[design/flow/run.sh]
#!/bin/bash
# the make line also repeats each setting of config.mk as NAME=value (left out here)
make -C /OpenROAD-flow-scripts/flow DESIGN_CONFIG=/design/flow/config.mk WORK_HOME=/design/flow/orfs CLKGATE_MAP_FILE= finish
[design/flow/config.mk]
export PLATFORM = sky130hd
export DESIGN_NAME = axis_gain_wrapper
export DESIGN_NICKNAME = axis_gain_wrapper
export VERILOG_FILES = /design/flow/design.v
export SDC_FILE = /design/flow/constraint.sdc
export NUM_CORES = 4
export LEC_CHECK = 0
export CAP_MARGIN = 0
export CORE_MARGIN = 2
export CORE_UTILIZATION = 72
export CTS_CLUSTER_DIAMETER = 230
export CTS_CLUSTER_SIZE = 99
export PLACE_DENSITY = 0.39
export SETUP_SLACK_MARGIN = -0.58
export SLEW_MARGIN = 20
export TNS_END_PERCENT = 10
[design/flow/constraint.sdc]
create_clock -name core_clock -period 6.11 [get_ports {aclk}]
set_input_delay 1.2220 -clock core_clock [delete_from_list [all_inputs] [get_ports {aclk}]]
set_output_delay 1.2220 -clock core_clock [all_outputs]
set_load 0.01 [all_outputs]
[design/flow/design.v]
`timescale 1ns / 1ps
module gain_core #(
    parameter integer DWIDTH = 16,  
    parameter integer GWIDTH = 16,  
    parameter integer FBITS  = 12   
)(
    input  wire                     clk,
    input  wire                     rst_n,      
    input  wire                     ce,         
    input  wire                     en,         
    input  wire signed [DWIDTH-1:0] data_i,     
    input  wire signed [GWIDTH-1:0] data_gain,  
    output reg  signed [DWIDTH-1:0] data_o      
);
    wire signed [DWIDTH+GWIDTH-1:0] mult_raw;
    wire signed [DWIDTH+GWIDTH-1:0] mult_rounded;
    wire signed [DWIDTH+GWIDTH-1-FBITS:0] mult_scaled;
    localparam signed [DWIDTH-1:0] MAX_VAL = {1'b0, {(DWIDTH-1){1'b1}}};  
    localparam signed [DWIDTH-1:0] MIN_VAL = {1'b1, {(DWIDTH-1){1'b0}}};  
    assign mult_raw = data_i * data_gain;
    assign mult_rounded = mult_raw + (1 << (FBITS-1));
    assign mult_scaled = mult_rounded >>> FBITS;
    always @(posedge clk) begin
        if (!rst_n) begin
            data_o <= 0;
        end else if (ce) begin
            if (!en) begin
                data_o <= data_i;
            end else begin
                if (mult_scaled > MAX_VAL) begin
                    data_o <= MAX_VAL;
                end else if (mult_scaled < MIN_VAL) begin
                    data_o <= MIN_VAL;
                end else begin
                    data_o <= mult_scaled[DWIDTH-1:0];
                end
            end
        end
    end
endmodule
`timescale 1ns / 1ps
module axis_gain_wrapper #(
    parameter integer C_S_AXI_DATA_WIDTH = 32,
    parameter integer C_S_AXI_ADDR_WIDTH = 4,
    parameter integer AUDIO_WIDTH        = 16,
    parameter integer GAIN_FBITS         = 12
)(
    input  wire aclk,
    input  wire aresetn,
    input  wire [31:0] s_axis_tdata,
    input  wire        s_axis_tlast,
    input  wire        s_axis_tvalid,
    output wire        s_axis_tready,
    output wire [31:0] m_axis_tdata,
    output wire        m_axis_tlast,
    output wire        m_axis_tvalid,
    input  wire        m_axis_tready,
    input  wire [C_S_AXI_ADDR_WIDTH-1:0] s_axi_awaddr,
    input  wire                          s_axi_awvalid,
    output reg                           s_axi_awready,
    input  wire [C_S_AXI_DATA_WIDTH-1:0] s_axi_wdata,
    input  wire [3:0]                    s_axi_wstrb,
    input  wire                          s_axi_wvalid,
    output reg                           s_axi_wready,
    output reg  [1:0]                    s_axi_bresp,
    output reg                           s_axi_bvalid,
    input  wire                          s_axi_bready,
    input  wire [C_S_AXI_ADDR_WIDTH-1:0] s_axi_araddr,
    input  wire                          s_axi_arvalid,
    output reg                           s_axi_arready,
    output reg  [C_S_AXI_DATA_WIDTH-1:0] s_axi_rdata,
    output reg  [1:0]                    s_axi_rresp,
    output reg                           s_axi_rvalid,
    input  wire                          s_axi_rready
);
    reg [31:0] reg_control;
    reg [31:0] reg_gain_l;
    reg [31:0] reg_gain_r;
    wire [1:0] addr_w = s_axi_awaddr[3:2];
    wire [1:0] addr_r = s_axi_araddr[3:2];
    always @(posedge aclk) begin
        if (!aresetn) begin
            s_axi_awready <= 1'b0;
            s_axi_wready  <= 1'b0;
            s_axi_bvalid  <= 1'b0;
            s_axi_bresp   <= 2'b00;
            reg_control <= 32'b0;
            reg_gain_l  <= 32'h0000_1000;  
            reg_gain_r  <= 32'h0000_1000;
        end else begin
            if (!s_axi_awready && s_axi_awvalid && s_axi_wvalid) begin
                s_axi_awready <= 1'b1;
                s_axi_wready  <= 1'b1;
                case (addr_w)
                    2'h0: reg_control <= s_axi_wdata;
                    2'h1: reg_gain_l  <= s_axi_wdata;
                    2'h2: reg_gain_r  <= s_axi_wdata;
                    default: ;
                endcase
            end else begin
                s_axi_awready <= 1'b0;
                s_axi_wready  <= 1'b0;
            end
            if (s_axi_awready && !s_axi_bvalid) begin
                s_axi_bvalid <= 1'b1;
                s_axi_bresp  <= 2'b00;
            end else if (s_axi_bready) begin
                s_axi_bvalid <= 1'b0;
            end
        end
    end
    always @(posedge aclk) begin
        if (!aresetn) begin
            s_axi_arready <= 1'b0;
            s_axi_rvalid  <= 1'b0;
            s_axi_rdata   <= 32'b0;
            s_axi_rresp   <= 2'b00;
        end else begin
            if (!s_axi_arready && s_axi_arvalid) begin
                s_axi_arready <= 1'b1;
                s_axi_rvalid  <= 1'b1;
                case (addr_r)
                    2'h0: s_axi_rdata <= reg_control;
                    2'h1: s_axi_rdata <= reg_gain_l;
                    2'h2: s_axi_rdata <= reg_gain_r;
                    default: s_axi_rdata <= 32'b0;
                endcase
            end else begin
                s_axi_arready <= 1'b0;
                if (s_axi_rvalid && s_axi_rready)
                    s_axi_rvalid <= 1'b0;
            end
        end
    end
    reg valid_d;
    reg last_d;
    wire stream_ready = m_axis_tready || !valid_d;
    assign s_axis_tready = stream_ready;
    assign m_axis_tvalid = valid_d;
    assign m_axis_tlast  = last_d;
    wire core_ce     = stream_ready;
    wire gain_enable = reg_control[0];
    gain_core #(
        .DWIDTH(AUDIO_WIDTH),
        .GWIDTH(16),
        .FBITS (GAIN_FBITS)
    ) u_gain_l (
        .clk       (aclk),
        .rst_n     (aresetn),
        .ce        (core_ce),
        .en        (gain_enable),
        .data_i    (s_axis_tdata[15:0]),
        .data_gain (reg_gain_l[15:0]),
        .data_o    (m_axis_tdata[15:0])
    );
    gain_core #(
        .DWIDTH(AUDIO_WIDTH),
        .GWIDTH(16),
        .FBITS (GAIN_FBITS)
    ) u_gain_r (
        .clk       (aclk),
        .rst_n     (aresetn),
        .ce        (core_ce),
        .en        (gain_enable),
        .data_i    (s_axis_tdata[31:16]),
        .data_gain (reg_gain_r[15:0]),
        .data_o    (m_axis_tdata[31:16])
    );
    always @(posedge aclk) begin
        if (!aresetn) begin
            valid_d <= 1'b0;
            last_d  <= 1'b0;
        end else if (stream_ready) begin
            valid_d <= s_axis_tvalid;
            last_d  <= s_axis_tlast;
        end
    end
endmodule
==> results of run 1 <==
## per-stage QoR
step                      power [W]  hold WS, ps  cells  setup slack, ps
after global placement      0.00319          435   3799            -1680
after detailed placement    0.00330          445   3799            -2000
final                       0.00484          455   3819            -1100
after floorplan             0.00243          436   3005             -924
after CTS                   0.00462          457   3819             -674
after global routing        0.00501          472   3819            -1230
## layer usage
| layer | global-route usage | routed length, µm | vias to the layer above | part of all wire |
|---|---|---|---|---|
| li1 | - | - | 9763 | - |
| met1 | 0.480 | 27100 | 11600 | 0.31 |
| met2 | 0.782 | 42500 | 1940 | 0.49 |
| met3 | 0.103 | 9270 | 716 | 0.11 |
| met4 | 0.352 | 8230 | 0 | 0.094 |
| met5 | 0 | 0 | - | 0 |
## timing repair
action                                  4_1_cts  5_1_grt
gates cloned                                  2        0
endpoints found under the setup margin       32       32
resized                                     307       38
setup buffers                                16        3
pin swaps                                   103       34
hold buffers                                  0        0
## layout make-up
type / count / area [µm²]
Clock inverter: 15 / 211
Sequential cell: 166 / 3320
Fill cell: 1546 / 3890
Inverter: 581 / 2180
Timing Repair Buffer: 487 / 4360
Multi-Input combinational cell: 2092 / 20700
Tap cell: 461 / 577
Clock buffer: 17 / 425
==> run_results.csv, run 1 <==
group,metric,value,unit
placement,detailed_place_hpwl,62.6,mm
detailed_routing,drt_pass1_iterations,26,
setup_path,critPathKind,"in2reg",
setup_path,r2r_end,"u_gain_l.data_o[12]",
pwr,seq_power_share,0.242,
flow_run,max-cap-violations,0,
clock_network,worstSkewPairLatency,470,ps
logic_synthesis,ys_cells,3002,
detailed_routing,avgViaCountPerCell,6.28,
detailed_routing,route.detailed.drc,0,
pwr,power_frac_comb,0.512,
final_timing,hold_vio_cnt_final,0,
clock_network,cts-htree-levels,4,
logic_synthesis,dominantRegCellSynth,"dfxtp_1",
logic_synthesis,yosys-stat-area,26100,µm²
setup_path,cp_num_cells,24,
logic_synthesis,synth_xor_xnor_area_share,0.0208,
pwr,comb-power,0.00248,W
final_timing,worst_margin_pin_slew,1100,ps
clock_network,tritoncts_clock_tree,"built",
pwr,p_leak,15.5,nW
finish,layout.cell_area.non_filler,31800,µm²
logic_synthesis,ys_warn_count,2,
detailed_routing,detail-route-antenna-nets,0,
floorplan,design.portCount,162,
finish,nNetsFinal,4109,
setup_path,timing.critical_path.cells,"buf_2 > nand2_1 > fa_1 > fa_1 > fa_1 > inv_1 > fa_1 > fa_1 > inv_1 > fa_1 > inv_1 > ha_1 > buf_6 > and4_1 > nand2b_1 > o22ai_2 > a211oi_2 > o21ai_1 > xnor2_1 > nand3_1 > o31ai_4 > buf_4 > o21a_1 > o21ai_1",
setup_path,critical_path.most_common_cell,"fa_1",
detailed_routing,vias,24000,
pwr,sw_share,0.419,
pwr,power.ir.vdd_worst,0.000210,V
pwr,power.share.clock,0.247,
logic_synthesis,synth_flop_count,166,
hold_path,holdPathEnd,"u_gain_r.data_o[9]",
final_timing,final-setup-viol-count,32,
floorplan,chip_area,37800,µm²
logic_synthesis,aoi_share,0.0920,
setup_path,worst-endpoint-arrival,7560,ps
logic_synthesis,yosys-mux-area-fraction,0.0130,
finish,syn2layout_area_growth,21.6,%
logic_synthesis,yosys.area_share.adder,0.475,
grt,grt_usage,0.452,
clock_network,clkSinkCount,166,
grt,antenna_violations_before_repair,1,
grt,grt_pass1_wl,133,mm
setup_path,timing.critical_path.from,"s_axis_tdata[14]",
setup_path,worst_setup_ep,"u_gain_l.data_o[12]",
final_timing,finalWorstPathRequiredPeriod,7210,ps
setup_path,path_max_fanout,12,
setup_path,critPathCaptureType,"flop",
setup_path,path_delay_family,"adder cells",
logic_synthesis,top_area_frac,0.402,
setup_path,required,6460,ps
logic_synthesis,synthSimpleGateAreaFrac,0.162,
clock_network,clk_path_buf_depth,2,
status,result_of_the_run,"failed layout checks",
floorplan,fp.coreArea,35700,µm²
final_timing,setup-tns-final,-27100,ps
setup_path,rr_worst_depth,20,
final_timing,finalCritPeriodShare,1.18,
logic_synthesis,synth_top_cell_by_area,"fa_1",
setup_path,worstReg2RegStart,"reg_gain_l[2]",
hold_path,min_delay_path_depth,2,
logic_synthesis,sequential_to_total_area_share_from_yosys_stat,0.127,
clock_network,clock-root-buffer,"clkbuf_16",
finish,fin_util,0.891,
pwr,top_power_group,"combinational cells",
detailed_routing,insertedDiodeCount,0,
logic_synthesis,synth.area.top_cells,"fa_1 40%, dfxtp_1 13%, inv_1 8.4%",
logic_synthesis,yosys-top-cells-count,"581 x inv_1, 524 x fa_1, 490 x nand2_1, 237 x and2_1, 188 x a21oi_1",
final_timing,skew,21.2,ps
final_timing,maxSlewViolCount,0,
detailed_routing,detailedRoute.firstIterationViolations,2852,
placement,place_area,30600,µm²
detailed_routing,drt_wl_total,87.1,mm
logic_synthesis,avgSynthCellArea,8.70,µm²
placement,place_congestion,0.958,
logic_synthesis,ys_async_sr_fraction,0,
grt,grt_remaining_overflow,0,
status,layout.failed_checks,"negative setup slack",
pwr,power-per-cell-area,153,nW/µm²
logic_synthesis,synth.logic.top_family,"adder cells",
final_timing,max_slew_margin,0.264,
grt,vias_in_the_first_global_route,26300,
pwr,power_sequential,0.00117,W
detailed_routing,wl_per_cell,22.8,µm
setup_path,worst_path_max_delay_cell,"fa_1",
logic_synthesis,syn-instance-count,3002,
flow_run,log.warning_count,39,
logic_synthesis,synth-edff-count,0,
logic_synthesis,yosys.cell_types.count,64,
final_timing,rsz_0062_raised_after_global_routing,"yes",
floorplan,fp_util,0.732,
logic_synthesis,synth.cell_area,26100,µm²
setup_path,worst_setup_path_start_kind,"input port",
floorplan,dieWidth,194,µm
pwr,powerClk,0.00120,W
pwr,internal_power,0.00281,W
pwr,power.net_switching,0.00203,W
placement,io_buffers,149,
setup_path,cp_num_buf_inv,6,
hold_path,hold_path_class,"reg2reg",
clock_network,numCtsBuffers,17,
floorplan,dieHeight,194,µm
hold_path,hold_path_startpoint,"u_gain_r.data_o[9]",
setup_path,cpPeakStageDelay,550,ps
logic_synthesis,post-synth-top-count-cell,"inv_1",
final_timing,setup_ws,-1100,ps
floorplan,floorplan.rows,69,
setup_path,reg2reg_setup_slack,-880,ps
clock_network,cts.reportedPaths.clkPinSlew,90,ps
grt,pin_count_of_the_biggest_net_entering_global_routing,97,
final_timing,fmax,139,MHz
==> run 2: changes to the inputs <==
Settings changed: CORE_UTILIZATION 72 to 70, CTS_CLUSTER_DIAMETER 230 to 40, CTS_CLUSTER_SIZE 99 to 41, PLACE_DENSITY 0.39 to default, SETUP_SLACK_MARGIN -0.58 to -0.44, TNS_END_PERCENT 10 to 95.
Clock period 6.11 ns to 4.35 ns, I/O delays scaled along.
==> run 2 against run 1 <==
Compared with the run above: still fails the layout checks on negative setup slack; flip-flop count stayed put; hold slack worse by 2.4 ps; clock skew is 1.2 ps lower; critical path depth is 2 higher; count of clock-buffer cells in the layout stayed put; register-to-register slack worse by 1500 ps; synthesized cell count stayed put; routed wire length is 4.2% lower.
==> run_results.csv, run 2 <==
group,metric,value,unit
status,result_of_the_run,"failed layout checks",
status,layout.failed_checks,"negative setup slack",
logic_synthesis,synth.cell_area,26100,µm²
placement,io_buffers,149,
logic_synthesis,ys_warn_count,2,
logic_synthesis,ys_cells,3002,
setup_path,required,4690,ps
finish,nNetsFinal,4180,
flow_run,log.warning_count,39,
pwr,power-per-cell-area,213,nW/µm²
pwr,comb-power,0.00372,W
setup_path,rr_worst_depth,24,
grt,grt_remaining_overflow,0,
floorplan,design.portCount,162,
grt,pin_count_of_the_biggest_net_entering_global_routing,88,
setup_path,critPathKind,"in2reg",
clock_network,tritoncts_clock_tree,"built",
final_timing,maxSlewViolCount,0,
setup_path,cpPeakStageDelay,590,ps
clock_network,worstSkewPairLatency,460,ps
final_timing,rsz_0062_raised_after_global_routing,"yes",
clock_network,clk_path_buf_depth,2,
setup_path,worst_setup_path_start_kind,"input port",
detailed_routing,detailedRoute.firstIterationViolations,2482,
logic_synthesis,post-synth-top-count-cell,"inv_1",
logic_synthesis,ys_async_sr_fraction,0,
hold_path,hold_path_startpoint,"u_gain_l.data_o[0]",
clock_network,cts-htree-levels,4,
pwr,power_sequential,0.00164,W
floorplan,floorplan.rows,70,
logic_synthesis,avgSynthCellArea,8.70,µm²
logic_synthesis,top_area_frac,0.402,
detailed_routing,drt_wl_total,83.4,mm
grt,grt_usage,0.416,
grt,grt_pass1_wl,126,mm
logic_synthesis,yosys-stat-area,26100,µm²
clock_network,hold_buffers,0,
final_timing,setup_ws,-2430,ps
setup_path,worst_path_max_delay_cell,"fa_1",
grt,vias_in_the_first_global_route,24900,
pwr,power.net_switching,0.00293,W
detailed_routing,vias,23600,
logic_synthesis,aoi_share,0.0920,
setup_path,timing.critical_path.from,"s_axis_tdata[9]",
floorplan,dieWidth,197,µm
logic_synthesis,synth.area.top_cells,"fa_1 40%, dfxtp_1 13%, inv_1 8.4%",
pwr,power_frac_comb,0.532,
logic_synthesis,dominantRegCellSynth,"dfxtp_1",
flow_run,max-cap-violations,0,
floorplan,fp_util,0.712,
logic_synthesis,synthSimpleGateAreaFrac,0.162,
placement,detailed_place_hpwl,59.3,mm
setup_path,cp_num_buf_inv,9,
logic_synthesis,synth-edff-count,0,
pwr,power.share.clock,0.233,
placement,place_area,30900,µm²
finish,layout.cell_area.non_filler,32700,µm²
placement,place_congestion,0.926,
clock_network,clock-root-buffer,"clkbuf_16",
pwr,power.ir.vdd_worst,0.000229,V
setup_path,r2r_end,"u_gain_l.data_o[12]",
setup_path,critPathCaptureType,"flop",
logic_synthesis,synth_flop_count,166,
clock_network,cts.reportedPaths.clkPinSlew,80,ps
detailed_routing,avgViaCountPerCell,6.04,
pwr,p_leak,15.9,nW
logic_synthesis,yosys.area_share.adder,0.475,
pwr,sw_share,0.419,
setup_path,path_delay_family,"adder cells",
logic_synthesis,yosys.cell_types.count,64,
floorplan,chip_area,38900,µm²
setup_path,critical_path.most_common_cell,"fa_1",
setup_path,worst-endpoint-arrival,7120,ps
logic_synthesis,synth_top_cell_by_area,"fa_1",
grt,antenna_violations_before_repair,4,
final_timing,finalCritPeriodShare,1.56,
hold_path,hold_path_class,"reg2reg",
pwr,seq_power_share,0.235,
final_timing,skew,19.9,ps
floorplan,fp.coreArea,36700,µm²
setup_path,worstReg2RegStart,"reg_gain_l[15]",
detailed_routing,wl_per_cell,21.4,µm
pwr,total_power,0.00699,W
logic_synthesis,yosys-top-cells-count,"581 x inv_1, 524 x fa_1, 490 x nand2_1, 237 x and2_1, 188 x a21oi_1",
clock_network,numCtsBuffers,17,
detailed_routing,detail-route-antenna-nets,0,
setup_path,cp_num_cells,26,
logic_synthesis,synth.logic.top_family,"adder cells",
setup_path,reg2reg_setup_slack,-2400,ps
hold_path,min_delay_path_depth,2,
logic_synthesis,sequential_to_total_area_share_from_yosys_stat,0.127,
finish,syn2layout_area_growth,25.4,%
final_timing,final-setup-viol-count,32,
hold_path,holdPathEnd,"u_gain_l.data_o[0]",
final_timing,max_slew_margin,0.214,
final_timing,fmax,147,MHz
floorplan,dieHeight,197,µm
clock_network,clkSinkCount,166,
pwr,internal_power,0.00406,W
final_timing,finalWorstPathRequiredPeriod,6780,ps
logic_synthesis,synth_xor_xnor_area_share,0.0208,
setup_path,path_max_fanout,6,
logic_synthesis,yosys-mux-area-fraction,0.0130,
final_timing,worst_margin_pin_slew,1180,ps
pwr,top_power_group,"combinational cells",
pwr,powerClk,0.00163,W
final_timing,hold_vio_cnt_final,0,
detailed_routing,drt_pass1_iterations,5,
detailed_routing,route.detailed.drc,0,
logic_synthesis,syn-instance-count,3002,
setup_path,worst_setup_ep,"u_gain_l.data_o[12]",
[run 2: layout make-up]
cell class	instances	area, µm²
fill	1737	3950
clock inverter	15	195
inverter	581	2190
sequential	166	3350
clock buffer	17	425
multi-input combinational	2094	21000
antenna	3	7.51
timing repair buffer	556	4990
tap	468	586
[run 2: what timing repair did]
item                                   CTS  global route
gates cloned                             5             1
endpoints found under the hold margin    0             0
pin swaps                               88            96
setup endpoints to repair               32            32
gates resized                          198           221
buffers inserted                        26            33
[run 2: routing by layer]
layer  track usage  vias up  wire (µm)
met1         0.522    11600      29200
met4         0.191        2       4940
met3        0.0920      459       9140
li1              -     9908          -
met2         0.693     1577      40100
met5             0        -         18
[run 2: metrics by stage]
stage / setup TNS (ps) / std cells / worst slack, ps / util / hold WS (ps)
after detailed placement: -102750 / 3826 / -3310 / 0.841 / 444
after CTS: -72640 / 3871 / -2410 / 0.872 / 453
after floorplan: -70370 / 3005 / -2270 / - / 436
after global routing: -77670 / 3897 / -2480 / 0.892 / 467
after global placement: -99650 / 3826 / -3260 / 0.841 / 435
final: -75090 / 3900 / -2430 / 0.892 / 453
==> run 3: changes to the inputs <==
Settings changed: CAP_MARGIN 0 to 20, CELL_PAD_IN_SITES_GLOBAL_PLACEMENT from default to 1, CORE_ASPECT_RATIO from default to 0.59, CORE_MARGIN 2 to 8, CORE_UTILIZATION 70 to 21, CTS_CLUSTER_SIZE 41 to 52, GPL_ROUTABILITY_DRIVEN from default to 1, GPL_TIMING_DRIVEN from default to 0, HOLD_SLACK_MARGIN from default to 0.1, MAX_ROUTING_LAYER from default to met4, SETUP_SLACK_MARGIN -0.44 to 1.36, TNS_END_PERCENT 95 to 65.
Clock period 4.35 ns to 8.0 ns, I/O delays scaled along.
==> run 3 against run 2 <==
Compared with the run above: now clean on timing, DRC and antenna; die area rose to 3.5 times the previous value; sequential share of layout area fell by 0.23 points; count of clock-buffer cells in the layout did not move; core utilization fell by 62 points; cell count rose by 27%; clock skew fell by 7.4 ps; total power fell by 47%; routed wire length rose by 20%; sequential power fell by 45%; worst setup slack improved by 2900 ps; synthesized cell count did not move.
==> run_results.csv, run 3 <==
group,metric,value,unit
clock_network,numCtsBuffers,17,
setup_path,path_delay_family,"adder cells",
pwr,sw_share,0.430,
logic_synthesis,post-synth-top-count-cell,"inv_1",
placement,place_congestion,0.885,
logic_synthesis,synth_flop_count,166,
final_timing,rsz_0062_raised_after_global_routing,"yes",
setup_path,worstReg2RegStart,"reg_gain_r[5]",
grt,grt_usage,0.150,
logic_synthesis,yosys-stat-area,26100,µm²
pwr,powerClk,0.000914,W
hold_path,hold_path_startpoint,"u_gain_l.data_o[13]",
grt,vias_in_the_first_global_route,21500,
detailed_routing,detail-route-antenna-nets,0,
hold_path,min_delay_path_depth,2,
pwr,power_sequential,0.000897,W
clock_network,clock-root-buffer,"clkbuf_16",
clock_network,cts-htree-levels,4,
logic_synthesis,yosys-mux-area-fraction,0.0130,
setup_path,reg2reg_setup_slack,550,ps
logic_synthesis,synth-edff-count,0,
setup_path,timing.critical_path.from,"s_axis_tdata[22]",
floorplan,dieHeight,287,µm
detailed_routing,wl_per_cell,20.1,µm
status,result_of_the_run,"complete, no violations",
setup_path,worst-endpoint-arrival,7910,ps
setup_path,worst_setup_ep,"u_gain_r.data_o[14]",
finish,combGateArea,20800,µm²
final_timing,skew,12.6,ps
finish,syn2layout_area_growth,27.2,%
pwr,power.net_switching,0.00160,W
placement,io_buffers,145,
pwr,power.share.clock,0.245,
pwr,power-per-cell-area,112,nW/µm²
logic_synthesis,syn-instance-count,3002,
grt,grt_remaining_overflow,0,
setup_path,cp_num_cells,26,
detailed_routing,detailedRoute.firstIterationViolations,1696,
pwr,p_leak,15.2,nW
hold_path,holdPathEnd,"u_gain_l.data_o[13]",
floorplan,floorplan.rows,99,
clock_network,clkSinkCount,166,
logic_synthesis,synth.logic.top_family,"adder cells",
logic_synthesis,ys_warn_count,2,
final_timing,final-setup-viol-count,0,
clock_network,worstSkewPairLatency,470,ps
setup_path,path_max_fanout,7,
floorplan,fp.coreArea,123000,µm²
detailed_routing,route.detailed.drc,0,
pwr,top_power_group,"combinational cells",
placement,preCtsSetupSlack,-1980,ps
setup_path,critPathKind,"in2reg",
clock_network,clk_path_buf_depth,2,
final_timing,setup_ws,439,ps
logic_synthesis,sequential_to_total_area_share_from_yosys_stat,0.127,
detailed_routing,drt_wl_total,99.8,mm
hold_path,hold_path_class,"reg2reg",
final_timing,maxSlewViolCount,0,
finish,n_fill_cell,13300,
final_timing,worst_margin_pin_slew,1050,ps
setup_path,rr_worst_depth,25,
logic_synthesis,yosys-top-cells-count,"581 x inv_1, 524 x fa_1, 490 x nand2_1, 237 x and2_1, 188 x a21oi_1",
floorplan,dieWidth,475,µm
setup_path,r2r_end,"u_gain_r.data_o[14]",
pwr,power.ir.vdd_worst,0.000118,V
logic_synthesis,synth.area.top_cells,"fa_1 40%, dfxtp_1 13%, inv_1 8.4%",
final_timing,finalWorstPathRequiredPeriod,7560,ps
setup_path,cp_num_buf_inv,8,
setup_path,cpPeakStageDelay,580,ps
grt,antenna_violations_before_repair,15,
logic_synthesis,aoi_share,0.0920,
final_timing,setup-tns-final,0,ps
logic_synthesis,synth.cell_area,26100,µm²
logic_synthesis,ys_cells,3002,
grt,grt_pass1_wl,148,mm
setup_path,required,8350,ps
logic_synthesis,synth_top_cell_by_area,"fa_1",
pwr,internal_power,0.00213,W
logic_synthesis,ys_async_sr_fraction,0,
finish,nNetsFinal,4050,
final_timing,hold_vio_cnt_final,0,
clock_network,cts.reportedPaths.clkPinSlew,70,ps
logic_synthesis,synthSimpleGateAreaFrac,0.162,
logic_synthesis,yosys.cell_types.count,64,
logic_synthesis,synth_xor_xnor_area_share,0.0208,
floorplan,chip_area,136000,µm²
placement,detailed_place_hpwl,83.2,mm
finish,seqCellArea,3320,µm²
pwr,seq_power_share,0.240,
final_timing,finalCritPeriodShare,0.945,
setup_path,critPathCaptureType,"flop",
logic_synthesis,top_area_frac,0.402,
placement,place.detailed.instances,4816,
setup_path,worst_path_max_delay_cell,"fa_2",
detailed_routing,vias,21000,
detailed_routing,drt_pass1_iterations,5,
floorplan,fp_util,0.211,
clock_network,hold_buffers,0,
final_timing,fmax,132,MHz
flow_run,max-cap-violations,0,
logic_synthesis,avgSynthCellArea,8.70,µm²
flow_run,log.warning_count,37,
floorplan,design.portCount,162,
detailed_routing,avgViaCountPerCell,4.22,
setup_path,worst_setup_path_start_kind,"input port",
logic_synthesis,dominantRegCellSynth,"dfxtp_1",
final_timing,max_slew_margin,0.299,
pwr,comb-power,0.00192,W
pwr,power_frac_comb,0.515,
grt,pin_count_of_the_biggest_net_entering_global_routing,22,
logic_synthesis,yosys.area_share.adder,0.475,
finish,layout.cells.non_filler,4971,
clock_network,tritoncts_clock_tree,"built",
[run 3: timing repair]
action                     in CTS  in global routing
cloned                          5                  3
gates resized                 454                102
setup buffers                  77                 32
pin swaps                     107                 93
setup endpoints to repair      32                 32
[run 3: layout make-up]
type                    count  area share
inverters                 581      0.0661
flip-flops and latches    166       0.100
clock buffers              17      0.0128
diodes                      6    0.000452
clock inverters            15     0.00644
multi-input cells        2092       0.626
repair buffers            262      0.0821
well taps                1666      0.0628
plain buffers             166      0.0430
[run 3: metrics by stage]
stage / instance area [µm²] / total power (W) / util / hold WS (ps)
after floorplan: 26400 / 0.00186 / - / 436
after global routing: 33200 / 0.00397 / 0.269 / 472
after detailed placement: 29900 / 0.00241 / 0.242 / 442
final: 33200 / 0.00373 / 0.269 / 446
after CTS: 32500 / 0.00365 / 0.263 / 453
after global placement: 29900 / 0.00241 / 0.242 / 437
[run 3: routing by layer]
layer  routed length [µm]  part of all wire  track usage  vias to the layer above
met5                    0                 0            -                        -
met4                  794            0.0080       0.0142                        0
met3                 8420             0.084       0.0359                       30
met2                37000              0.37        0.189                      655
met1                53600              0.54        0.242                    10600
li1                     -                 -            -                     9666
==> run 4: changes to the inputs <==
Settings changed: ABC_AREA from default to 1, CELL_PAD_IN_SITES_GLOBAL_PLACEMENT 1 to default, CORE_ASPECT_RATIO 0.59 to default, CORE_MARGIN 8 to 2, CORE_UTILIZATION 21 to 40, CTS_CLUSTER_DIAMETER 40 to 152, CTS_CLUSTER_SIZE 52 to 49, GPL_ROUTABILITY_DRIVEN 1 to default, GPL_TIMING_DRIVEN 0 to default, HOLD_SLACK_MARGIN 0.1 to default, MAX_ROUTING_LAYER met4 to default, SETUP_SLACK_MARGIN 1.36 to default, TNS_END_PERCENT 65 to 100.
==> run 4 against run 3 <==
Compared with the run above: largest power group unchanged; synthesized area rose by 6.0%; sequential share of layout area rose by 0.43 points; critical endpoint unchanged; combinational power rose by 34%; die area fell by 48%.
==> run_results.csv, run 4 <==
group,metric,value,unit
logic_synthesis,synth_xor_xnor_area_share,0.0133,
floorplan,dieWidth,267,µm
floorplan,fp_util,0.404,
logic_synthesis,sequential_to_total_area_share_from_yosys_stat,0.120,
setup_path,worst_path_max_delay_cell,"fa_1",
clock_network,numCtsBuffers,17,
final_timing,fmax,133,MHz
final_timing,setup_ws,484,ps
finish,n_fill_cell,6912,
pwr,comb-power,0.00258,W
flow_run,log.warning_count,34,
pwr,sw_share,0.462,
logic_synthesis,yosys.cell_types.count,38,
logic_synthesis,yosys.area_share.adder,0.449,
pwr,internal_power,0.00236,W
clock_network,clock-root-buffer,"clkbuf_16",
final_timing,maxSlewViolCount,0,
clock_network,worstSkewPairLatency,500,ps
setup_path,path_delay_family,"adder cells",
hold_path,holdPathEnd,"s_axi_bvalid",
placement,place.detailed.instances,4844,
final_timing,setup-tns-final,0,ps
detailed_routing,route.detailed.drc,0,
logic_synthesis,dominantRegCellSynth,"dfxtp_1",
placement,place_congestion,0.904,
final_timing,worst_margin_pin_slew,1040,ps
detailed_routing,drt_pass1_iterations,5,
logic_synthesis,synth.area.top_cells,"fa_1 38%, nand2_1 14%, inv_1 13%",
clock_network,cts_post_setup_buffers_inserted,0,
logic_synthesis,synth.logic.top_family,"adder cells",
detailed_routing,detailedRoute.firstIterationViolations,1330,
setup_path,r2r_end,"u_gain_r.data_o[14]",
placement,preCtsSetupSlack,15.9,ps
clock_network,clkSinkCount,166,
hold_path,hold_path_class,"reg2reg",
setup_path,timing.critical_path.from,"s_axis_tdata[31]",
final_timing,finalCritPeriodShare,0.940,
floorplan,fp.coreArea,68600,µm²
pwr,power_frac_comb,0.588,
detailed_routing,avgViaCountPerCell,4.74,
setup_path,critical_path.most_common_cell,"fa_1",
setup_path,critPathKind,"in2reg",
setup_path,worst_setup_path_start_kind,"input port",
logic_synthesis,ys_async_sr_fraction,0,
pwr,powerClk,0.000903,W
detailed_routing,detail-route-antenna-nets,0,
placement,io_buffers,149,
logic_synthesis,ys_warn_count,2,
finish,nNetsFinal,4696,
final_timing,rsz_0062_raised_after_global_routing,"no",
setup_path,path_max_fanout,17,
grt,grt_usage,0.231,
finish,fin_util,0.464,
grt,pin_count_of_the_biggest_net_entering_global_routing,77,
logic_synthesis,synth-edff-count,0,
status,result_of_the_run,"complete, no violations",
hold_path,min_delay_path_depth,1,
setup_path,critPathCaptureType,"flop",
pwr,power.ir.vdd_worst,0.0000871,V
finish,layout.cells.non_filler,4879,
logic_synthesis,yosys-mux-area-fraction,0,
clock_network,cts.reportedPaths.clkPinSlew,70,ps
final_timing,final-setup-viol-count,0,
finish,syn2layout_area_growth,15.0,%
grt,antenna_violations_before_repair,4,
clock_network,hold_buffers,0,
floorplan,floorplan.rows,96,
pwr,total_power,0.00439,W
logic_synthesis,ys_cells,3771,
logic_synthesis,post-synth-top-count-cell,"nand2_1",
flow_run,max-cap-violations,0,
logic_synthesis,syn-instance-count,3771,
setup_path,cpPeakStageDelay,610,ps
final_timing,skew,26.7,ps
detailed_routing,vias,23100,
pwr,top_power_group,"combinational cells",
setup_path,cp_num_buf_inv,6,
clock_network,tritoncts_clock_tree,"built",
pwr,p_leak,18.0,nW
setup_path,cp_num_cells,25,
setup_path,worst_setup_ep,"u_gain_r.data_o[14]",
logic_synthesis,synthSimpleGateAreaFrac,0.207,
hold_path,hold_path_startpoint,"s_axi_bvalid",
setup_path,worstReg2RegStart,"reg_gain_r[1]",
clock_network,cts-htree-levels,4,
grt,grt_pass1_wl,127,mm
pwr,seq_power_share,0.207,
floorplan,chip_area,71300,µm²
pwr,power.net_switching,0.00203,W
logic_synthesis,synth_top_cell_by_area,"fa_1",
setup_path,rr_worst_depth,23,
final_timing,finalWorstPathRequiredPeriod,7520,ps
grt,grt_remaining_overflow,0,
floorplan,dieHeight,267,µm
logic_synthesis,synth_flop_count,166,
clock_network,clk_path_buf_depth,2,
logic_synthesis,avgSynthCellArea,7.34,µm²
logic_synthesis,top_area_frac,0.379,
placement,detailed_place_hpwl,63.1,mm
grt,vias_in_the_first_global_route,23600,
logic_synthesis,yosys-stat-area,27700,µm²
logic_synthesis,aoi_share,0.0548,
logic_synthesis,synth.cell_area,27700,µm²
setup_path,required,8350,ps
final_timing,max_slew_margin,0.309,
detailed_routing,drt_wl_total,78.9,mm
pwr,power_sequential,0.000907,W
detailed_routing,wl_per_cell,16.2,µm
floorplan,design.portCount,162,
setup_path,worst-endpoint-arrival,7860,ps
pwr,power-per-cell-area,138,nW/µm²
setup_path,reg2reg_setup_slack,1320,ps
clock_network,post_cts_resize_count,0,
logic_synthesis,yosys-top-cells-count,"1,028 x nand2_1, 945 x inv_1, 524 x fa_1, 292 x nor2_1, 176 x clkbuf_1",
pwr,power.share.clock,0.206,
final_timing,hold_vio_cnt_final,0,
-- run 4: routing by layer --
| layer | GRT usage | vias to the layer above | wire length, µm |
|---|---|---|---|
| li1 | - | 11100 | - |
| met1 | 0.294 | 11400 | 33400 |
| met2 | 0.410 | 534 | 40100 |
| met3 | 0.0272 | 114 | 3440 |
| met4 | 0.0676 | 2 | 1990 |
| met5 | 0 | - | 20 |
-- run 4: final cells by class --
type / instances / area [µm²] / share of cell area
Timing Repair Buffer: 330 / 3110 / 0.0977
Tap cell: 931 / 1160 / 0.0366
Multi-Input combinational cell: 2467 / 20100 / 0.630
Inverter: 950 / 3570 / 0.112
Clock buffer: 17 / 425 / 0.0134
Clock inverter: 15 / 175 / 0.00550
Sequential cell: 166 / 3320 / 0.104
Antenna cell: 3 / 7.51 / 0.000236
-- run 4: through the flow --
| step | hold WS, ps | cell area (µm²) |
|---|---|---|
| after floorplan | 429 | 27700 |
| after global placement | 437 | 31200 |
| after detailed placement | 447 | 31200 |
| after CTS | 460 | 31800 |
| after global routing | 481 | 31800 |
| final | 454 | 31800 |
==> run 5: changes to the inputs <==
Settings changed: ABC_AREA 1 to default, CORE_UTILIZATION 40 to 19, CTS_CLUSTER_DIAMETER 152 to 60, CTS_CLUSTER_SIZE 49 to default, GPL_ROUTABILITY_DRIVEN from default to 0, GPL_TIMING_DRIVEN from default to 0, MAX_ROUTING_LAYER from default to met4, PLACE_DENSITY_LB_ADDON from default to 0.1, SLEW_MARGIN 20 to 30, TNS_END_PERCENT 100 to 65.
Clock period 8.0 ns to 11.9 ns, I/O delays scaled along.
==> run 5 against run 4 <==
Compared with the run above: cell count up 2.1%; sequential power is 34% lower; critical path depth down 1; synthesized area down 5.7%; critical path type unchanged; clock skew decreased by 14 ps; combinational power decreased by 63%; still clean; largest power group unchanged; global-route usage is 8.3 points lower; largest cell class unchanged.
==> run_results.csv, run 5 <==
group,metric,value,unit
status,result_of_the_run,"complete, no violations",
detailed_routing,detail-route-antenna-nets,0,
logic_synthesis,synth_top_cell_by_area,"fa_1",
floorplan,fp.coreArea,137000,µm²
logic_synthesis,synthSimpleGateAreaFrac,0.162,
finish,n_fill_cell,15200,
logic_synthesis,synth.area.top_cells,"fa_1 40%, dfxtp_1 13%, inv_1 8.4%",
flow_run,log.warning_count,34,
setup_path,critical_path.most_common_cell,"fa_1",
floorplan,fp_util,0.191,
final_timing,rsz_0062_raised_after_global_routing,"no",
final_timing,worst_margin_pin_slew,919,ps
clock_network,post_cts_resize_count,0,
setup_path,worst-endpoint-arrival,10980,ps
pwr,power-per-cell-area,70.9,nW/µm²
logic_synthesis,yosys-top-cells-count,"581 x inv_1, 524 x fa_1, 490 x nand2_1, 237 x and2_1, 188 x a21oi_1",
logic_synthesis,synth.logic.top_family,"adder cells",
pwr,seq_power_share,0.276,
hold_path,min_delay_path_depth,2,
final_timing,finalWorstPathRequiredPeriod,10540,ps
pwr,power.net_switching,0.000930,W
logic_synthesis,aoi_share,0.0920,
logic_synthesis,syn-instance-count,3002,
setup_path,reg2reg_setup_slack,3250,ps
final_timing,maxSlewViolCount,0,
pwr,internal_power,0.00123,W
setup_path,timing.critical_path.cells,"clkdlybuf4s50_1 > clkbuf_1 > nand2_1 > fa_1 > fa_1 > fa_1 > inv_1 > fa_1 > fa_1 > inv_1 > fa_1 > inv_1 > ha_1 > nand4_1 > a211oi_1 > a22oi_2 > a21boi_4 > a311oi_4 > o31a_2 > xor2_1 > a41o_1 > buf_6 > a21oi_1 > o21ai_1",
final_timing,finalCritPeriodShare,0.885,
final_timing,final-setup-viol-count,0,
pwr,power_sequential,0.000598,W
grt,grt_remaining_overflow,0,
setup_path,critPathCaptureType,"flop",
final_timing,skew,12.9,ps
logic_synthesis,yosys-stat-area,26100,µm²
setup_path,required,12340,ps
logic_synthesis,sequential_to_total_area_share_from_yosys_stat,0.127,
setup_path,worst_path_max_delay_cell,"clkdlybuf4s50_1",
setup_path,path_delay_family,"adder cells",
pwr,power.share.clock,0.280,
setup_path,rr_worst_depth,26,
detailed_routing,drt_wl_total,98.7,mm
logic_synthesis,top_area_frac,0.402,
clock_network,cts_post_setup_buffers_inserted,0,
pwr,p_leak,13.8,nW
pwr,power.ir.vdd_worst,0.000101,V
detailed_routing,route.detailed.drc,0,
pwr,top_power_group,"combinational cells",
pwr,comb-power,0.000960,W
clock_network,clkSinkCount,166,
clock_network,numCtsBuffers,17,
clock_network,cts.reportedPaths.clkPinSlew,80,ps
detailed_routing,drt_pass1_iterations,5,
placement,detailed_place_hpwl,81.9,mm
floorplan,chip_area,140000,µm²
setup_path,r2r_end,"u_gain_r.data_o[12]",
logic_synthesis,synth_flop_count,166,
grt,grt_usage,0.148,
hold_path,hold_path_startpoint,"u_gain_r.data_o[9]",
clock_network,clock-root-buffer,"clkbuf_16",
placement,io_buffers,145,
setup_path,worst_setup_ep,"u_gain_r.data_o[12]",
finish,syn2layout_area_growth,16.9,%
detailed_routing,wl_per_cell,19.8,µm
logic_synthesis,synth.cell_area,26100,µm²
final_timing,fmax,94.9,MHz
clock_network,clk_path_buf_depth,2,
detailed_routing,detailedRoute.firstIterationViolations,846,
floorplan,floorplan.rows,136,
pwr,powerClk,0.000605,W
logic_synthesis,avgSynthCellArea,8.70,µm²
floorplan,dieHeight,375,µm
clock_network,worstSkewPairLatency,510,ps
flow_run,max-cap-violations,0,
logic_synthesis,ys_warn_count,2,
logic_synthesis,ys_cells,3002,
setup_path,cp_num_buf_inv,6,
grt,pin_count_of_the_biggest_net_entering_global_routing,20,
grt,antenna_violations_before_repair,9,
pwr,sw_share,0.430,
hold_path,holdPathEnd,"u_gain_r.data_o[9]",
setup_path,cpPeakStageDelay,930,ps
logic_synthesis,yosys.area_share.adder,0.475,
pwr,power_frac_comb,0.444,
setup_path,worst_setup_path_start_kind,"input port",
clock_network,tritoncts_clock_tree,"built",
detailed_routing,vias,20000,
floorplan,design.portCount,162,
setup_path,timing.critical_path.from,"s_axis_tdata[29]",
setup_path,critPathKind,"in2reg",
setup_path,cp_num_cells,24,
floorplan,dieWidth,375,µm
logic_synthesis,dominantRegCellSynth,"dfxtp_1",
final_timing,setup-tns-final,0,ps
setup_path,worstReg2RegStart,"reg_gain_r[9]",
final_timing,max_slew_margin,0.387,
logic_synthesis,yosys-mux-area-fraction,0.0130,
clock_network,cts-htree-levels,4,
logic_synthesis,synth-edff-count,0,
clock_network,hold_buffers,0,
hold_path,hold_path_class,"reg2reg",
setup_path,path_max_fanout,10,
final_timing,worst_hold_check_slack,450,ps
logic_synthesis,ys_async_sr_fraction,0,
logic_synthesis,post-synth-top-count-cell,"inv_1",
final_timing,hold_vio_cnt_final,0,
grt,vias_in_the_first_global_route,21700,
logic_synthesis,yosys.cell_types.count,64,
grt,grt_pass1_wl,147,mm
detailed_routing,avgViaCountPerCell,4.00,
finish,nNetsFinal,3935,
logic_synthesis,synth_xor_xnor_area_share,0.0208,
==> run 5: per-layer routing <==
layer | share of wire | routed length (µm) | global-route usage
met4 | 0.012 | 1230 | 0.0263
met2 | 0.50 | 49400 | 0.250
met5 | 0 | 0 | -
met3 | 0.028 | 2790 | 0.0180
met1 | 0.46 | 45300 | 0.190
==> run 5: per-stage QoR <==
step / total power (W) / cell area [µm²] / util / instances / worst slack, ps
final: 0.00216 / 30500 / 0.223 / 4983 / 1360
after CTS: 0.00222 / 30500 / 0.223 / 4978 / 1250
after global routing: 0.00234 / 30500 / 0.223 / 4979 / 1040
after floorplan: 0.00123 / 26100 / - / 3005 / 3130
after detailed placement: 0.00160 / 29900 / 0.218 / 4946 / 726
after global placement: 0.00160 / 29800 / 0.218 / 4944 / 667
==> run 5: layout make-up <==
cell class | instances | area [µm²] | area share
Antenna cell | 5 | 12.5 | 0.000410
Buffer | 166 | 687 | 0.0225
Clock buffer | 18 | 439 | 0.0144
Clock inverter | 14 | 176 | 0.00578
Inverter | 581 | 2180 | 0.0715
Multi-Input combinational cell | 2092 | 20000 | 0.654
Sequential cell | 166 | 3320 | 0.109
Tap cell | 1794 | 2240 | 0.0736
Timing Repair Buffer | 147 | 1490 | 0.0490
==> run 6: changes to the inputs <==
Settings changed: CAP_MARGIN 20 to 0, CELL_PAD_IN_SITES_DETAIL_PLACEMENT from default to 2, CELL_PAD_IN_SITES_GLOBAL_PLACEMENT from default to 3, CORE_ASPECT_RATIO from default to 1.51, CORE_UTILIZATION 19 to 46, CTS_CLUSTER_DIAMETER 60 to 167, GPL_TIMING_DRIVEN 0 to default, PLACE_DENSITY from default to 0.77, PLACE_DENSITY_LB_ADDON 0.1 to default, SETUP_SLACK_MARGIN from default to -0.73, SLEW_MARGIN 30 to 10, TNS_END_PERCENT 65 to 95.
Clock period 11.9 ns to 8.14 ns, I/O delays scaled along.
==> run 6 against run 5 <==
Compared with the run above: the run now fails in 5_1_grt; synthesized cell count stayed put; die area decreased by 58%; synthesized area did not move.
==> run_results.csv, run 6 <==
group,metric,value,unit
logic_synthesis,yosys.area_share.adder,0.475,
placement,place.detailed.instances,3957,
logic_synthesis,top_area_frac,0.402,
logic_synthesis,avgSynthCellArea,8.70,µm²
placement,io_buffers,149,
logic_synthesis,synth_flop_count,166,
logic_synthesis,ys_cells,3002,
logic_synthesis,yosys-top-cells-count,"581 x inv_1, 524 x fa_1, 490 x nand2_1, 237 x and2_1, 188 x a21oi_1",
logic_synthesis,yosys-mux-area-fraction,0.0130,
logic_synthesis,sequential_to_total_area_share_from_yosys_stat,0.127,
logic_synthesis,synth_top_cell_by_area,"fa_1",
placement,detailed_place_hpwl,97.2,mm
clock_network,clkSinkCount,166,
floorplan,floorplan.rows,107,
logic_synthesis,synth.area.top_cells,"fa_1 40%, dfxtp_1 13%, inv_1 8.4%",
logic_synthesis,synth-edff-count,0,
floorplan,dieWidth,198,µm
logic_synthesis,syn-instance-count,3002,
logic_synthesis,synth_xor_xnor_area_share,0.0208,
floorplan,fp_util,0.464,
logic_synthesis,yosys.cell_types.count,64,
floorplan,fp.coreArea,56200,µm²
status,result_of_the_run,"aborted with a tool error",
clock_network,hold_buffers,0,
logic_synthesis,synthSimpleGateAreaFrac,0.162,
clock_network,clk_path_buf_depth,2,
grt,grt_remaining_overflow,18,
clock_network,cts-htree-levels,4,
status,flow.first_error,"[ERROR GRT-0116] Global routing finished with congestion. Check the congestion regions in the DRC Viewer.",
status,last-stage-reached,"5_1_grt",
logic_synthesis,ys_warn_count,2,
logic_synthesis,synth.logic.top_family,"adder cells",
floorplan,design.portCount,162,
clock_network,post_cts_resize_count,0,
logic_synthesis,ys_async_sr_fraction,0,
clock_network,numCtsBuffers,17,
floorplan,chip_area,58700,µm²
logic_synthesis,synth.cell_area,26100,µm²
grt,grt_usage,0.652,
logic_synthesis,post-synth-top-count-cell,"inv_1",
logic_synthesis,dominantRegCellSynth,"dfxtp_1",
logic_synthesis,yosys-stat-area,26100,µm²
floorplan,dieHeight,297,µm
logic_synthesis,aoi_share,0.0920,
clock_network,clock-root-buffer,"clkbuf_16",
## run 6: layer usage
layer  GRT usage  overflow
met3       0.362         0
met4       0.690         7
met1       0.605         0
met5           -         -
met2       0.901        11
## run 6: through the flow
| step | area, µm² | power (W) | TNS [ps] | hold slack (ps) | setup WS, ps |
|---|---|---|---|---|---|
| 2_1_floorplan | 26100 | 0.00179 | 0 | 436 | 123 |
| 3_3_place_gp | 30100 | 0.00248 | -12270 | 437 | -503 |
| 3_5_place_dp | 30100 | 0.00269 | -26060 | 453 | -1030 |
| 4_1_cts | 30700 | 0.00373 | -14400 | 467 | -708 |
## run 6: what timing repair did
action / in CTS
pin swaps: 2
endpoints found under the setup margin: 3
setup buffers: 3
==> run 7: changes to the inputs <==
Settings changed: CAP_MARGIN 0 to 20, CELL_PAD_IN_SITES_DETAIL_PLACEMENT 2 to default, CELL_PAD_IN_SITES_GLOBAL_PLACEMENT 3 to default, CORE_ASPECT_RATIO 1.51 to default, CORE_MARGIN 2 to 4, CORE_UTILIZATION 46 to 50, CTS_CLUSTER_DIAMETER 167 to 210, GPL_ROUTABILITY_DRIVEN 0 to default, MAX_ROUTING_LAYER met4 to default, PLACE_DENSITY 0.77 to default, SETUP_SLACK_MARGIN -0.73 to default, SLEW_MARGIN 10 to 20, TNS_END_PERCENT 95 to default.
Clock period 8.14 ns to 5.32 ns, I/O delays scaled along.
==> run 7 against run 6 <==
Compared with the run above: now fails the layout checks on negative setup slack; synthesized cell count did not move; die area is 4.7% lower; synthesized area stayed put.
==> run_results.csv, run 7 <==
group,metric,value,unit
logic_synthesis,synth_top_cell_by_area,"fa_1",
final_timing,setup-tns-final,-42780,ps
pwr,sw_share,0.392,
pwr,power.share.clock,0.245,
final_timing,finalCritPeriodShare,1.26,
hold_path,hold_path_startpoint,"u_gain_l.data_o[7]",
clock_network,tritoncts_clock_tree,"built",
logic_synthesis,synth-edff-count,0,
logic_synthesis,ys_cells,3002,
floorplan,chip_area,55900,µm²
final_timing,rsz_0062_raised_after_global_routing,"yes",
setup_path,worst_setup_path_start_kind,"input port",
setup_path,r2r_end,"u_gain_l.data_o[9]",
logic_synthesis,ys_async_sr_fraction,0,
setup_path,critical_path.most_common_cell,"fa_1",
setup_path,worst_path_max_delay_cell,"fa_2",
floorplan,fp.coreArea,51500,µm²
pwr,power-per-cell-area,167,nW/µm²
detailed_routing,vias,21800,
logic_synthesis,synth_flop_count,166,
logic_synthesis,sequential_to_total_area_share_from_yosys_stat,0.127,
setup_path,rr_worst_depth,26,
pwr,power.net_switching,0.00222,W
final_timing,finalWorstPathRequiredPeriod,6730,ps
placement,place_area,31200,µm²
pwr,power_frac_comb,0.520,
clock_network,clk_path_buf_depth,2,
final_timing,worst_hold_check_slack,447,ps
logic_synthesis,yosys-mux-area-fraction,0.0130,
setup_path,worst_setup_ep,"u_gain_l.data_o[9]",
logic_synthesis,yosys.area_share.adder,0.475,
final_timing,final-setup-viol-count,32,
setup_path,worst-endpoint-arrival,7110,ps
finish,nNetsFinal,4229,
clock_network,clkSinkCount,166,
grt,vias_in_the_first_global_route,23400,
placement,io_buffers,149,
setup_path,reg2reg_setup_slack,-1280,ps
final_timing,max_slew_margin,0.453,
pwr,p_leak,16.4,nW
hold_path,min_delay_path_depth,2,
detailed_routing,detail-route-antenna-nets,0,
final_timing,worst_margin_pin_slew,821,ps
finish,fin_util,0.658,
grt,grt_remaining_overflow,0,
floorplan,floorplan.rows,83,
logic_synthesis,yosys-stat-area,26100,µm²
hold_path,holdPathEnd,"u_gain_l.data_o[7]",
floorplan,dieHeight,237,µm
logic_synthesis,ys_warn_count,2,
placement,detailed_place_hpwl,61.3,mm
setup_path,path_max_fanout,7,
pwr,powerClk,0.00139,W
logic_synthesis,synth_xor_xnor_area_share,0.0208,
logic_synthesis,synth.logic.top_family,"adder cells",
clock_network,worstSkewPairLatency,480,ps
finish,syn2layout_area_growth,29.7,%
pwr,power_sequential,0.00134,W
clock_network,clock-root-buffer,"clkbuf_16",
detailed_routing,drt_pass1_iterations,5,
clock_network,numCtsBuffers,17,
status,layout.failed_checks,"negative setup slack",
finish,layout.cell_area.non_filler,33900,µm²
final_timing,setup_ws,-1410,ps
logic_synthesis,aoi_share,0.0920,
setup_path,worstReg2RegStart,"reg_gain_l[2]",
flow_run,log.warning_count,37,
finish,n_fill_cell,4302,
floorplan,dieWidth,237,µm
pwr,seq_power_share,0.236,
final_timing,maxSlewViolCount,0,
detailed_routing,drt_wl_total,79.6,mm
setup_path,critPathCaptureType,"flop",
clock_network,cts-htree-levels,4,
logic_synthesis,yosys-top-cells-count,"581 x inv_1, 524 x fa_1, 490 x nand2_1, 237 x and2_1, 188 x a21oi_1",
pwr,internal_power,0.00345,W
grt,pin_count_of_the_biggest_net_entering_global_routing,71,
logic_synthesis,top_area_frac,0.402,
clock_network,cts.reportedPaths.clkPinSlew,70,ps
pwr,top_power_group,"combinational cells",
logic_synthesis,avgSynthCellArea,8.70,µm²
logic_synthesis,synthSimpleGateAreaFrac,0.162,
final_timing,fmax,149,MHz
setup_path,path_delay_family,"adder cells",
hold_path,hold_path_class,"reg2reg",
logic_synthesis,synth.cell_area,26100,µm²
grt,grt_pass1_wl,128,mm
status,result_of_the_run,"failed layout checks",
setup_path,critPathKind,"in2reg",
flow_run,max-cap-violations,0,
pwr,comb-power,0.00295,W
grt,antenna_violations_before_repair,5,
grt,grt_usage,0.289,
pwr,power.ir.vdd_worst,0.000296,V
logic_synthesis,syn-instance-count,3002,
logic_synthesis,yosys.cell_types.count,64,
final_timing,skew,19.1,ps
floorplan,design.portCount,162,
detailed_routing,wl_per_cell,19.1,µm
logic_synthesis,dominantRegCellSynth,"dfxtp_1",
final_timing,hold_vio_cnt_final,0,
placement,place_congestion,0.896,
logic_synthesis,post-synth-top-count-cell,"inv_1",
setup_path,cpPeakStageDelay,530,ps
floorplan,fp_util,0.507,
setup_path,required,5700,ps
detailed_routing,route.detailed.drc,0,
setup_path,timing.critical_path.from,"s_axis_tdata[15]",
detailed_routing,avgViaCountPerCell,5.25,
setup_path,cp_num_buf_inv,11,
logic_synthesis,synth.area.top_cells,"fa_1 40%, dfxtp_1 13%, inv_1 8.4%",
clock_network,hold_buffers,0,
detailed_routing,detailedRoute.firstIterationViolations,1574,
setup_path,cp_num_cells,29,
[run 7: per-stage QoR]
step / power, W / setup WS [ps] / std cells
after CTS: 0.00563 / -1400 / 4153
after floorplan: 0.00281 / -1490 / 3005
final: 0.00567 / -1410 / 4160
after detailed placement: 0.00385 / -2580 / 4038
after global placement: 0.00381 / -2520 / 4038
after global routing: 0.00603 / -1580 / 4158
[run 7: cell type report]
cell class,count,area (µm²),area share
Tap cell,680,851,0.0251
Timing Repair Buffer,607,5780,0.171
Antenna cell,2,5.00,0.000148
Clock buffer,18,439,0.0130
Sequential cell,166,3320,0.0981
Multi-Input combinational cell,2092,21100,0.622
Clock inverter,14,204,0.00602
Inverter,581,2190,0.0646
[run 7: layer usage]
| layer | vias to the layer above | share of wire | global-route usage |
|---|---|---|---|
| met2 | 635 | 0.48 | 0.474 |
| met4 | 6 | 0.024 | 0.0718 |
| met1 | 11100 | 0.43 | 0.400 |
| met3 | 104 | 0.064 | 0.0545 |
| met5 | - | 0.00050 | 0 |
| li1 | 10000 | - | - |
[run 7: repair_timing]
item,in CTS,in global routing
hold endpoints to repair,0,0
pin swaps,182,78
resized,344,51
cloned,14,0
buffers inserted,71,9
setup endpoints to repair,32,32
==> run 8: changes to the inputs <==
Settings changed: CAP_MARGIN 20 to 30, CORE_ASPECT_RATIO from default to 0.85, CORE_MARGIN 4 to 2, CORE_UTILIZATION 50 to 72, CTS_CLUSTER_DIAMETER 210 to 36, CTS_CLUSTER_SIZE from default to 37, PLACE_DENSITY from default to 0.64, SETUP_SLACK_MARGIN from default to 1.54, TNS_END_PERCENT from default to 95.
Clock period 5.32 ns to 7.67 ns, I/O delays scaled along.
==> run 8 against run 7 <==
Compared with the run above: the layout still fails its checks (negative setup slack); clock power is 34% lower; combinational power is 23% lower; core utilization is 26 points higher; via count is 12% higher; synthesized area stayed put; worst setup slack better by 1300 ps; die area is 32% lower.
==> run_results.csv, run 8 <==
group,metric,value,unit
clock_network,tritoncts_clock_tree,"built",
grt,grt_remaining_overflow,0,
logic_synthesis,synth_top_cell_by_area,"fa_1",
setup_path,timing.critical_path.from,"s_axis_tdata[9]",
finish,nNetsFinal,4164,
logic_synthesis,synth-edff-count,0,
setup_path,worst-endpoint-arrival,8050,ps
hold_path,hold_path_startpoint,"u_gain_r.data_o[10]",
final_timing,worst_margin_pin_slew,1140,ps
detailed_routing,wl_per_cell,23.6,µm
logic_synthesis,synthSimpleGateAreaFrac,0.162,
setup_path,reg2reg_setup_slack,300,ps
logic_synthesis,avgSynthCellArea,8.70,µm²
flow_run,log.warning_count,39,
floorplan,fp_util,0.728,
final_timing,maxSlewViolCount,0,
grt,grt_usage,0.473,
placement,place_area,29900,µm²
hold_path,min_delay_path_depth,2,
logic_synthesis,ys_warn_count,2,
finish,layout.cell_area.non_filler,33000,µm²
clock_network,clock-root-buffer,"clkbuf_16",
clock_network,numCtsBuffers,17,
floorplan,dieWidth,211,µm
logic_synthesis,synth.logic.top_family,"adder cells",
hold_path,holdPathEnd,"u_gain_r.data_o[10]",
clock_network,hold_buffers,0,
floorplan,fp.coreArea,35900,µm²
pwr,power.net_switching,0.00171,W
logic_synthesis,ys_async_sr_fraction,0,
pwr,internal_power,0.00241,W
final_timing,hold_vio_cnt_final,0,
finish,fin_util,0.920,
pwr,power-per-cell-area,125,nW/µm²
detailed_routing,avgViaCountPerCell,6.32,
clock_network,cts-htree-levels,4,
detailed_routing,route.detailed.drc,0,
logic_synthesis,yosys-top-cells-count,"581 x inv_1, 524 x fa_1, 490 x nand2_1, 237 x and2_1, 188 x a21oi_1",
pwr,power_frac_comb,0.549,
logic_synthesis,synth.cell_area,26100,µm²
setup_path,cp_num_cells,28,
clock_network,cts.reportedPaths.clkPinSlew,80,ps
placement,detailed_place_hpwl,57.6,mm
final_timing,finalCritPeriodShare,1.01,
clock_network,clkSinkCount,166,
clock_network,clk_path_buf_depth,2,
logic_synthesis,top_area_frac,0.402,
pwr,power.share.clock,0.224,
final_timing,max_slew_margin,0.235,
final_timing,rsz_0062_raised_after_global_routing,"yes",
pwr,total_power,0.00413,W
status,layout.failed_checks,"negative setup slack",
final_timing,final-setup-viol-count,15,
logic_synthesis,sequential_to_total_area_share_from_yosys_stat,0.127,
logic_synthesis,ys_cells,3002,
setup_path,worstReg2RegStart,"reg_gain_l[8]",
final_timing,setup-tns-final,-601,ps
logic_synthesis,aoi_share,0.0920,
setup_path,worst_setup_ep,"u_gain_l.data_o[9]",
setup_path,cp_num_buf_inv,10,
setup_path,worst_path_max_delay_cell,"fa_1",
floorplan,floorplan.rows,64,
finish,n_fill_cell,1409,
detailed_routing,drt_wl_total,91.7,mm
final_timing,setup_ws,-71.7,ps
setup_path,r2r_end,"u_gain_l.data_o[9]",
grt,antenna_violations_before_repair,7,
setup_path,worst_setup_path_start_kind,"input port",
logic_synthesis,synth_xor_xnor_area_share,0.0208,
logic_synthesis,post-synth-top-count-cell,"inv_1",
logic_synthesis,synth.area.top_cells,"fa_1 40%, dfxtp_1 13%, inv_1 8.4%",
floorplan,design.portCount,162,
pwr,power.ir.vdd_worst,0.000178,V
final_timing,fmax,129,MHz
logic_synthesis,yosys.cell_types.count,64,
grt,grt_pass1_wl,138,mm
hold_path,hold_path_class,"reg2reg",
pwr,seq_power_share,0.228,
setup_path,path_delay_family,"adder cells",
grt,vias_in_the_first_global_route,26200,
final_timing,worst_hold_check_slack,445,ps
setup_path,rr_worst_depth,27,
finish,syn2layout_area_growth,26.4,%
pwr,sw_share,0.415,
finish,seqCellArea,3320,µm²
logic_synthesis,syn-instance-count,3002,
placement,place_congestion,0.951,
setup_path,required,7980,ps
detailed_routing,vias,24500,
pwr,powerClk,0.000924,W
logic_synthesis,yosys.area_share.adder,0.475,
setup_path,path_max_fanout,7,
logic_synthesis,yosys-stat-area,26100,µm²
floorplan,dieHeight,180,µm
pwr,p_leak,15.9,nW
floorplan,chip_area,37800,µm²
setup_path,critPathCaptureType,"flop",
grt,pin_count_of_the_biggest_net_entering_global_routing,73,
final_timing,finalWorstPathRequiredPeriod,7740,ps
pwr,comb-power,0.00227,W
placement,io_buffers,149,
detailed_routing,drt_pass1_iterations,9,
detailed_routing,detail-route-antenna-nets,0,
logic_synthesis,dominantRegCellSynth,"dfxtp_1",
setup_path,critical_path.most_common_cell,"fa_1",
pwr,power_sequential,0.000940,W
pwr,top_power_group,"combinational cells",
status,result_of_the_run,"failed layout checks",
clock_network,worstSkewPairLatency,470,ps
flow_run,max-cap-violations,0,
finish,combGateArea,21200,µm²
final_timing,skew,17.0,ps
setup_path,critPathKind,"in2reg",
setup_path,cpPeakStageDelay,570,ps
logic_synthesis,synth_flop_count,166,
detailed_routing,detailedRoute.firstIterationViolations,3285,
logic_synthesis,yosys-mux-area-fraction,0.0130,
==> run 8: final cells by class <==
type | instances | share of cell area
multi-input cells | 2092 | 0.643
flip-flops and latches | 166 | 0.101
diodes | 9 | 0.000682
well taps | 462 | 0.0175
clock buffers | 17 | 0.0129
repair buffers | 542 | 0.153
clock inverters | 14 | 0.00553
inverters | 581 | 0.0662
==> run 8: layer usage <==
metal	GRT usage	wire, µm
met1	0.606	30100
met3	0.125	13300
met2	0.739	40700
met4	0.263	7580
met5	0	0
==> run 8: what timing repair did <==
item / in CTS / in global routing
endpoints found under the setup margin: 32 / 32
pin swaps: 211 / 102
setup buffers: 86 / 19
gates resized: 385 / 115
cloned: 9 / 0
==> run 8: stage by stage <==
| stage | cells | worst slack (ps) |
|---|---|---|
| floorplan | 3005 | 386 |
| global placement | 3728 | -752 |
| detailed placement | 3728 | -882 |
| CTS | 3854 | 208 |
| global route | 3877 | -242 |
| finish | 3883 | -71.7 |
==> run 9: changes to the inputs <==
Settings changed: ABC_AREA from default to 1, CAP_MARGIN 30 to 0, CORE_ASPECT_RATIO 0.85 to 0.5, CTS_CLUSTER_DIAMETER 36 to 230, CTS_CLUSTER_SIZE 37 to 99, PLACE_DENSITY 0.64 to 0.39, SETUP_SLACK_MARGIN 1.54 to -0.62, TNS_END_PERCENT 95 to 10.
Clock period 7.67 ns to 6.31 ns, I/O delays scaled along.
==> run 9 against run 8 <==
Compared with the run above: the layout still fails its checks (negative setup slack); hold slack improved by 21 ps; first-iteration DRC count down 18%; non-clock buffer count decreased by 83; sequential power increased by about 20%.
==> run_results.csv, run 9 <==
group,metric,value,unit
detailed_routing,drt_pass1_iterations,8,
final_timing,hold_vio_cnt_final,0,
floorplan,dieWidth,281,µm
logic_synthesis,synth.area.top_cells,"fa_1 38%, nand2_1 14%, inv_1 13%",
setup_path,cp_num_buf_inv,7,
detailed_routing,route.detailed.drc,0,
hold_path,hold_path_class,"reg2reg",
placement,place_congestion,0.968,
final_timing,setup_ws,-580,ps
logic_synthesis,dominantRegCellSynth,"dfxtp_1",
grt,pin_count_of_the_biggest_net_entering_global_routing,132,
hold_path,min_delay_path_depth,2,
pwr,power.net_switching,0.00296,W
final_timing,setup-tns-final,-15510,ps
final_timing,final-setup-viol-count,32,
clock_network,clk_path_buf_depth,2,
setup_path,r2r_end,"u_gain_l.data_o[7]",
setup_path,worst_setup_ep,"u_gain_r.data_o[9]",
pwr,powerClk,0.00110,W
setup_path,worst_path_max_delay_cell,"fa_2",
floorplan,design.portCount,162,
finish,layout.cell_area.non_filler,32900,µm²
logic_synthesis,top_area_frac,0.379,
pwr,internal_power,0.00346,W
finish,syn2layout_area_growth,18.9,%
setup_path,worst-endpoint-arrival,7270,ps
clock_network,numCtsBuffers,17,
final_timing,skew,14.7,ps
pwr,sw_share,0.461,
grt,vias_in_the_first_global_route,27100,
logic_synthesis,synth.cell_area,27700,µm²
pwr,seq_power_share,0.177,
floorplan,fp.coreArea,37700,µm²
pwr,power_sequential,0.00114,W
status,result_of_the_run,"failed layout checks",
setup_path,required,6690,ps
floorplan,chip_area,40100,µm²
pwr,power_frac_comb,0.651,
clock_network,cts.reportedPaths.clkPinSlew,80,ps
setup_path,cpPeakStageDelay,630,ps
flow_run,log.warning_count,40,
placement,place_area,31800,µm²
hold_path,hold_path_startpoint,"s_axi_rdata[9]",
placement,io_buffers,149,
clock_network,clkSinkCount,166,
clock_network,worstSkewPairLatency,460,ps
logic_synthesis,synth.logic.top_family,"adder cells",
setup_path,reg2reg_setup_slack,-200,ps
setup_path,rr_worst_depth,24,
finish,combGateArea,20700,µm²
setup_path,worst_setup_path_start_kind,"input port",
logic_synthesis,ys_cells,3771,
placement,preCtsSetupSlack,-1370,ps
detailed_routing,detail-route-antenna-nets,0,
logic_synthesis,synth_top_cell_by_area,"fa_1",
setup_path,critical_path.most_common_cell,"nand2_1",
final_timing,rsz_0062_raised_after_global_routing,"yes",
placement,detailed_place_hpwl,65.6,mm
final_timing,max_slew_margin,0.242,
logic_synthesis,synth-edff-count,0,
logic_synthesis,ys_warn_count,2,
final_timing,worst_hold_check_slack,466,ps
logic_synthesis,yosys.cell_types.count,38,
clock_network,clock-root-buffer,"clkbuf_16",
logic_synthesis,post-synth-top-count-cell,"nand2_1",
finish,seqCellArea,3320,µm²
grt,grt_remaining_overflow,0,
finish,nNetsFinal,4826,
status,layout.failed_checks,"negative setup slack",
floorplan,dieHeight,143,µm
logic_synthesis,avgSynthCellArea,7.34,µm²
setup_path,worstReg2RegStart,"reg_gain_l[8]",
pwr,power.ir.vdd_worst,0.000275,V
setup_path,cp_num_cells,29,
floorplan,fp_util,0.735,
final_timing,finalCritPeriodShare,1.09,
pwr,power-per-cell-area,195,nW/µm²
clock_network,cts-htree-levels,4,
logic_synthesis,sequential_to_total_area_share_from_yosys_stat,0.120,
hold_path,holdPathEnd,"s_axi_rdata[9]",
logic_synthesis,yosys-mux-area-fraction,0,
setup_path,critPathCaptureType,"flop",
grt,grt_pass1_wl,134,mm
logic_synthesis,yosys-top-cells-count,"1,028 x nand2_1, 945 x inv_1, 524 x fa_1, 292 x nor2_1, 176 x clkbuf_1",
pwr,top_power_group,"combinational cells",
detailed_routing,drt_wl_total,86.7,mm
logic_synthesis,synth_flop_count,166,
pwr,comb-power,0.00418,W
detailed_routing,wl_per_cell,18.8,µm
logic_synthesis,synthSimpleGateAreaFrac,0.207,
setup_path,path_delay_family,"adder cells",
logic_synthesis,yosys.area_share.adder,0.449,
grt,grt_usage,0.434,
logic_synthesis,synth_xor_xnor_area_share,0.0133,
pwr,power.share.clock,0.171,
final_timing,fmax,145,MHz
logic_synthesis,aoi_share,0.0548,
detailed_routing,detailedRoute.firstIterationViolations,2689,
pwr,p_leak,18.7,nW
setup_path,critPathKind,"in2reg",
setup_path,path_max_fanout,11,
run 9: layout make-up:
cell class | instances | area share
Sequential cell | 166 | 0.101
Clock buffer | 17 | 0.0129
Clock inverter | 15 | 0.00578
Antenna cell | 7 | 0.000532
Tap cell | 520 | 0.0198
Timing Repair Buffer | 459 | 0.124
Inverter | 950 | 0.108
Multi-Input combinational cell | 2468 | 0.628
run 9: metrics by stage:
step                 util  cells
floorplan               -   3774
global placement    0.845   4569
finish              0.874   4602
global route        0.874   4600
CTS                 0.869   4603
detailed placement  0.845   4569
run 9: timing repair:
| item | 4_1_cts | 5_1_grt |
|---|---|---|
| pin swaps | 13 | 55 |
| hold buffers | 0 | 0 |
| setup endpoints to repair | 30 | 30 |
| buffers inserted | 5 | 5 |
| cloned | 1 | 1 |
| gates resized | 46 | 134 |
run 9: routing by layer:
metal	part of all wire	vias to the layer above	GRT usage
met5	0	-	0
met4	0.074	0	0.278
met3	0.098	474	0.0830
met2	0.49	1638	0.741
met1	0.34	12400	0.510
li1	-	11400	-
Power and IR drop assume default switching activity.
